## old
==> flow/design.v (excerpt) <==
module maxfinder(clk, rst, start, x1, x2, x3, x4, eps, done, result);
input clk, start, rst;
input [4:0] x1, x2, x3, x4, eps;
output done;
output [4:0] result;
wire wen, wenep, sel, zer;
DataPath datapath(clk, rst, x1, x2, x3, x4, eps, wen, wenep, sel, zer, result);
controller con(clk, rst, start, zer, wen, wenep, sel, done);
endmodule
Size in the first run: about 1400 cells after synthesis, roughly 120 flip-flops, about 34 I/O pins.
export LEC_CHECK = 0
export CAP_MARGIN = 20
export CORE_ASPECT_RATIO = 1.18
export CORE_MARGIN = 2
export CORE_UTILIZATION = 72
export CTS_CLUSTER_DIAMETER = 396
export CTS_CLUSTER_SIZE = 25
export PLACE_DENSITY_LB_ADDON = 0.0
export SETUP_SLACK_MARGIN = 1.21
export SLEW_MARGIN = 20
create_clock -name core_clock -period 6.07 [get_ports {clk}]
run.sh (not shown) runs the stock make flow with config.mk's settings and CLKGATE_MAP_FILE=.
old completed every stage of the flow, and the final layout passed the timing, design-rule and antenna checks.
diff inputs: old => new
Settings: PLACE_DENSITY_LB_ADDON no longer set, was 0.0; CORE_UTILIZATION now 40, was 72; CTS_CLUSTER_SIZE no longer set, was 25; CTS_CLUSTER_DIAMETER no longer set, was 396; SETUP_SLACK_MARGIN no longer set, was 1.21; CORE_ASPECT_RATIO no longer set, was 1.18; the clock period (ns, I/O delays scaled along) now 6.57, was 6.07.
Notes after the runs:
new vs old — path length in cells of the critical path dropped by a few percent. Against old, placed wire-length estimate after detailed placement in new rose slightly. new vs. old: total cell area at the placement stage decreased 0.41%, headroom to the max-slew limit saw an increase.

== sierra ==
maxfinder again, from the RTL that the note above started with.
==> flow/config.mk <==
export PLATFORM = sky130hd
export DESIGN_NAME = maxfinder
export DESIGN_NICKNAME = maxfinder
export VERILOG_FILES = /design/flow/design.v
export SDC_FILE = /design/flow/constraint.sdc
export NUM_CORES = 4
export LEC_CHECK = 0
export CAP_MARGIN = 30
export CELL_PAD_IN_SITES_DETAIL_PLACEMENT = 2
export CELL_PAD_IN_SITES_GLOBAL_PLACEMENT = 3
export CORE_ASPECT_RATIO = 0.93
export CORE_MARGIN = 8
export CORE_UTILIZATION = 35
export GPL_ROUTABILITY_DRIVEN = 1
export MAX_ROUTING_LAYER = met4
export MIN_ROUTING_LAYER = met2
export PLACE_DENSITY_LB_ADDON = 0.19
export SLEW_MARGIN = 20
export TNS_END_PERCENT = 90
==> flow/constraint.sdc <==
create_clock -name core_clock -period 7.95 [get_ports {clk}]
set_input_delay 1.5900 -clock core_clock [delete_from_list [all_inputs] [get_ports {clk}]]
set_output_delay 1.5900 -clock core_clock [all_outputs]
set_load 0.01 [all_outputs]
Having completed the whole flow, sierra delivered a layout that passed the timing, design-rule and antenna checks.
## Diff of input files: juniper against sierra
--- a/flow/config.mk
+++ b/flow/config.mk
@@ -7,0 +8 @@
+export ABC_AREA = 1
@@ -11 +12 @@
-export CORE_ASPECT_RATIO = 0.93
+export CORE_ASPECT_RATIO = 1.11
@@ -13,0 +15 @@
+export CTS_CLUSTER_DIAMETER = 23
@@ -14,0 +17 @@
+export GPL_TIMING_DRIVEN = 0
@@ -19 +22 @@
-export TNS_END_PERCENT = 90
+export TNS_END_PERCENT = 70
==> flow/constraint.sdc <==
create_clock -name core_clock -period 6.87 [get_ports {clk}]
set_input_delay 1.3740 -clock core_clock [delete_from_list [all_inputs] [get_ports {clk}]]
set_output_delay 1.3740 -clock core_clock [all_outputs]
set_load 0.01 [all_outputs]
[summary]
- Relative to sierra, the height of the die of juniper is higher by 8.7%.
- The post-synthesis compound-gate area fraction of juniper is lower than that of sierra.
- Sort juniper and sierra by slew at the pin closest to its max-slew limit desc -> top: juniper
- [juniper vs sierra] part of the total power dissipated in combinational logic: higher in juniper
--- input diff juniper..nickel ---
==> flow/config.mk <==
export PLATFORM = sky130hd
export DESIGN_NAME = maxfinder
export DESIGN_NICKNAME = maxfinder
export VERILOG_FILES = /design/flow/design.v
export SDC_FILE = /design/flow/constraint.sdc
export NUM_CORES = 4
export LEC_CHECK = 0
export ABC_AREA = 1
export CAP_MARGIN = 20
export CORE_MARGIN = 2
export CORE_UTILIZATION = 72
export CTS_CLUSTER_DIAMETER = 26
export PLACE_DENSITY_LB_ADDON = 0.19
export SETUP_SLACK_MARGIN = 1.48
export SLEW_MARGIN = 20
==> flow/constraint.sdc <==
create_clock -name core_clock -period 6.06 [get_ports {clk}]
set_input_delay 1.2120 -clock core_clock [delete_from_list [all_inputs] [get_ports {clk}]]
set_output_delay 1.2120 -clock core_clock [all_outputs]
set_load 0.01 [all_outputs]
==> results <==
Taking juniper as the reference point, the die extent in y of nickel falls by 80 µm.
[compare] base=juniper new=nickel: first-pass GRT wire length fell 9.9%; critical path depth rose about 4.5%; worst hold slack rose 0.019 ns.
Number of fill cells was lower in nickel than in juniper.
Looking at busiest layer in global routing, the met2 result is from nickel; the met3 one comes from juniper.
A start point of the critical path of datapath.PU4.reg1.reg1.out is what nickel shows, while datapath.my_eps.reg4.out belongs to juniper.
juniper → nickel: post-route met1 wirelength now larger, final worst-path cycle share went down 0.75 points, shortest clock period the worst path allows after layout now sits lower.
Going from juniper to nickel, total global routing track utilization grows by 9.5 points.
Note that the total power per unit cell area recorded for nickel amounts to 1.16 times the value seen in juniper.
Across nickel and juniper, none had a timing, DRC or antenna violation.
nickel and juniper ended up with nearly the same register-to-register slack.
> inputs changed (nickel -> onyx)
--- a/flow/config.mk
+++ b/flow/config.mk
@@ -12,3 +12,2 @@
-export CTS_CLUSTER_DIAMETER = 26
-export PLACE_DENSITY_LB_ADDON = 0.19
-export SETUP_SLACK_MARGIN = 1.48
+export CTS_CLUSTER_SIZE = 74
+export PLACE_DENSITY_LB_ADDON = 0.27
==> flow/constraint.sdc <==
create_clock -name core_clock -period 5.13 [get_ports {clk}]
set_input_delay 1.0260 -clock core_clock [delete_from_list [all_inputs] [get_ports {clk}]]
set_output_delay 1.0260 -clock core_clock [all_outputs]
set_load 0.01 [all_outputs]
Results
Out of onyx and nickel, the only run to close with the timing, design-rule and antenna checks passing was nickel.
Layout checks on onyx: not met. Flow itself completed; violations: setup timing.
Final cell count on onyx is up relative to nickel.
Clock-buffer cell count down 1 in onyx wrt nickel
onyx vs nickel — routability congestion estimate from global placement dropped 0.42%.
Against nickel, final routed wirelength across all metal layers in onyx came out worse.
Minimum period implied by the final worst setup slack: onyx vs nickel down 0.11 ns
Diff nickel -> onyx: global-route wire length before repair went down about 2.3%; clock network fraction of total power went down 0.9 points; power went up 0.0011 W.
No activity file was given, so power comes from the tool's default toggle rates.
